== exp/quartz ==
==> flow/design.v <==
module cpu_design (reset, clock, write_read, M_address, M_data_in, M_data_out,overflow,status);
input reset,clock;
input[7:0] M_data_in;
output reg write_read,overflow;
output reg [7:0] M_data_out;
output reg[11:0] M_address;
reg[15:0] IR;
reg[7:0] MDR;
reg[11:0] MAR,PC;
reg [7:0]R0;
reg [7:0]R1;
reg [7:0]R2;
reg [7:0]R3;
reg [7:0]A;
reg [8:0]F;
output reg[2:0] status;
parameter idle=4'b0000, load=4'b0001, move=4'b0010, add=4'b0011, sub=4'b0100, AND=4'b0101;
parameter OR=4'b0110, XOR=4'b0111, shrp=4'b1000, shlp=4'b1001, swap=4'b1010, jmp=4'b1011;
parameter jz=4'b1100, read=4'b1101, write=4'b1110, stop=4'b1111; 
always@(*)  
begin
	if((reset==1)&&(status==3)&&(IR[15:12]==write)) 
		write_read=1'b1; 
	else
		write_read=1'b0; 
	M_address=MAR;
	M_data_out=MDR;
	overflow=F[8]^F[7];
 end
always @(negedge clock or negedge reset) 
begin
	if(reset==1'b0)
	begin
		MAR<=12'b000000000000;
		status<=3'b000; 
	end
	else  
		case (status)
			3'b000: begin
						status<=3'b001;
						MAR<=PC;
						case(IR[9:8])
							2'b00: A<=R0;
							2'b01: A<=R1;
							2'b10: A<=R2;
							2'b11: A<=R3;
						endcase
					end
			3'b001: begin
						if(IR[15:12]==stop)status<=1;
						else if (IR[15:12]==swap|| (IR[15:12]==jmp)|| IR[15:12]==jz || IR[15:12]==read || IR[15:12]==write) 
							status<=3'b010;
						else
							status<=3'b000;
					end
			3'b010:begin 
						if(IR[15:12]==swap)
							status <= 3'b000;
						else if ((IR[15:12]==jmp)||(IR[15:12]==read)||(IR[15:12]==write))
						begin
							MAR <= IR[11:0];
							status <= 3'b011;
						end
						else if((IR[15:12]==jz)&& (R0[7:0] == 8'b0000_0000)) 
						begin
							MAR <= IR[11:0];
							status <= 3'b011;
						end
						else
						begin
							MAR <= PC;
							status <= 3'b011;
						end
					end
			3'b011:begin
						if((IR[15:12]==write) || (IR[15:12]==read))
						begin
							MAR<=PC;
							status<=3'b100;
						end
						else
							status<=3'b000;
					 end
			3'b100:begin
						status<=3'b000;
					 end
			default:status<=3'b000;
		endcase
end
always@(posedge clock or negedge reset) 
begin
	if(reset==1'b0) 
	begin
		IR<=16'h0000;
		PC<=12'b000000000000;
		MDR<=8'b00000000;
		R0<=8'b00000000;
		R1<=8'b00000000;
		R2<=8'b00000000;
		F=9'b000000000;
		R3<=8'b00000000; 
	end
	else
	begin
		case (status)
			3'b000: begin
						IR[15:8]<=M_data_in;
						IR[7:0]<=8'b00000000; 
						PC<=PC+12'b000000000001; 
					end  
			3'b001: begin  
						case(IR[15:12]) 
							load: R0<={4'b0000,IR[11:8]}; 
							swap:begin
									case(IR[11:10])
										2'b00:begin
													case(IR[9:8])
														2'b00:R0<=R0;
														2'b01:R1<=R0;
														2'b10:R2<=R0;
														2'b11:R3<=R0;
													endcase
												end
										2'b01:begin
													case(IR[9:8])
														2'b00:R0<=R1;
														2'b01:R1<=R1;
														2'b10:R2<=R1;
														2'b11:R3<=R1;
													endcase
												end
										2'b10:begin
													case(IR[9:8])
														2'b00:R0<=R2;
														2'b01:R1<=R2;
														2'b10:R2<=R2;
														2'b11:R3<=R2;
													endcase
												end
										2'b11:begin
													case(IR[9:8])
														2'b00:R0<=R3;
														2'b01:R1<=R3;
														2'b10:R2<=R3;
														2'b11:R3<=R3;
													endcase
												end
									endcase
								  end
							shlp:begin 
									case(IR[11:10]) 
										2'b00:R0<=R0<<1;
										2'b01:R1<=R1<<1;
										2'b10:R2<=R2<<1;
										2'b11:R3<=R3<<1;
									endcase
								  end
							shrp:begin
									case(IR[11:10]) 
										2'b00:R0<=R0>>1;
										2'b01:R1<=R1>>1;
										2'b10:R2<=R2>>1;
										2'b11:R3<=R3>>1;
									endcase
								  end
							add:begin
									case(IR[11:10])
										2'b00:begin
													F=A+R0;
													R0<=F[7:0];
												end
										2'b01:begin
													F=A+R1;
													R1<=F[7:0];
												end
										2'b10:begin
													F=A+R2;
													R2<=F[7:0];
												end
										2'b11:begin
													F=A+R3;
													R3<=F[7:0];
												end
									endcase
								 end
							sub:begin
									case(IR[11:10])
										2'b00:begin
													F=R0-A;
													R0<=F[7:0];
												end
										2'b01:begin
													F=R1-A;
													R1<=F[7:0];
												end
										2'b10:begin
													F=R2-A;
													R2<=F[7:0];
												end
										2'b11:begin
													F=R3-A;
													R3<=F[7:0];
												end
									endcase
								 end
							move:begin
										case(IR[11:10])
											2'b00:R0<=A;
											2'b01:R1<=A;
											2'b10:R2<=A;
											2'b11:R3<=A;
										endcase
								  end
							AND:begin
									case(IR[11:10])
										2'b00:R0=R0 & A;
										2'b01:R1=R1 & A;
										2'b10:R2=R2 & A;
										2'b11:R3=R3 & A;
									endcase
								 end
							OR:begin
									case(IR[11:10])
										2'b00:R0=R0 | A;
										2'b01:R1=R1 | A;
										2'b10:R2=R2 | A;
										2'b11:R3=R3 | A;
									endcase
								end
							XOR:begin
									case(IR[11:10])
										2'b00:R0=R0 ^ A;
										2'b01:R1=R1 ^ A;
										2'b10:R2=R2 ^ A;
										2'b11:R3=R3 ^ A;
									endcase
								 end
							default:;
						endcase
					end 
			3'b010:begin
						case(IR[15:12])
							swap:begin
									case(IR[11:10])
										2'b00:R0<=A;
										2'b01:R1<=A;
										2'b10:R2<=A;
										2'b11:R3<=A;
									endcase
								  end
							read:begin
									IR[7:0]<=M_data_in;
									PC<=PC+12'b000000000001;
								  end
							write:begin
										IR[7:0]<=M_data_in;
										PC<=PC+12'b000000000001;
										MDR<=R0;
									end
							jmp:begin
									IR[7:0]<=M_data_in;
									PC<=PC+12'b000000000001;
								 end
							jz:begin
									IR[7:0]<=M_data_in;
									PC<=PC+12'b000000000001;
								end
						endcase
					 end
			3'b011:begin
						case(IR[15:12])
							jmp:begin
										PC<=IR[11:0];
									end
							jz:begin
									if(R0==8'b00000000)
										PC<=IR[11:0];
								end
							read:begin
									R0<=M_data_in;
								end
							default:;
						endcase
					 end
			3'b100:begin
					 end
			default:; 
		endcase
	end
end 
endmodule
clock: 4.95 ns
lec_check: 0
abc_area: 1
cap_margin: 20
core_margin: 2
core_utilization: 71
cts_cluster_diameter: 364
cts_cluster_size: 97
slew_margin: 20
run.sh (not shown) runs the stock make flow with config.mk's settings and CLKGATE_MAP_FILE=.
## Diff of input files: exp/pepper against exp/quartz
Settings: swapping 4.95 for 4.28 in the clock period (ns, I/O delays scaled along).
Notes after the runs:
exp/pepper did not finish: a tool error stopped it during global routing (5_1_grt).
Area of placed instances: exp/pepper > exp/quartz
Async set-or-reset flop fraction in the synthesized netlist across exp/quartz and exp/pepper: no real change.
Per the comparison of exp/pepper with exp/quartz, synthesized cell count level, number of standard cells reported by yosys level.
In the flow results for exp/quartz and exp/pepper, the buffer count from post-CTS setup fixing is smaller on exp/quartz.
Compared to exp/quartz, exp/pepper has placed cell count 77 higher.
Going from exp/quartz to exp/pepper, post-placement worst setup slack shrinks by 0.18 ns.
exp/pepper against exp/quartz: number of buffers between clock root and the deepest sink closely matched the old numbers; die area about even.
> inputs changed (exp/pepper -> exp/zinc)
Settings: CTS_CLUSTER_SIZE no longer set, was 97; CTS_CLUSTER_DIAMETER no longer set, was 364; ABC_AREA no longer set, was 1; CORE_UTILIZATION now 66, was 71; the clock period (ns, I/O delays scaled along) now 10.6, was 4.28.
exp/zinc reached the end of the flow, and the finished layout is clean on the timing, DRC and antenna checks. On depth of the CTS H-tree, exp/zinc and exp/pepper are neck and neck. In exp/zinc relative to exp/pepper, netlist area before placement had gone down slightly. exp/zinc — synthesized cell count 24% lower, exp/pepper as reference. Delta (exp/zinc minus exp/pepper): starting utilization of the core area lost 4.7 points, area of the die picked up an extra 950 um^2, instance area at placement lost 9.7%. Instance count after placement with tap cells included was higher in the run labelled exp/pepper. On synthesized chip area reported by yosys: exp/zinc sits below exp/pepper. On horizontal die dimension, the higher figure sits with exp/zinc, not exp/pepper.
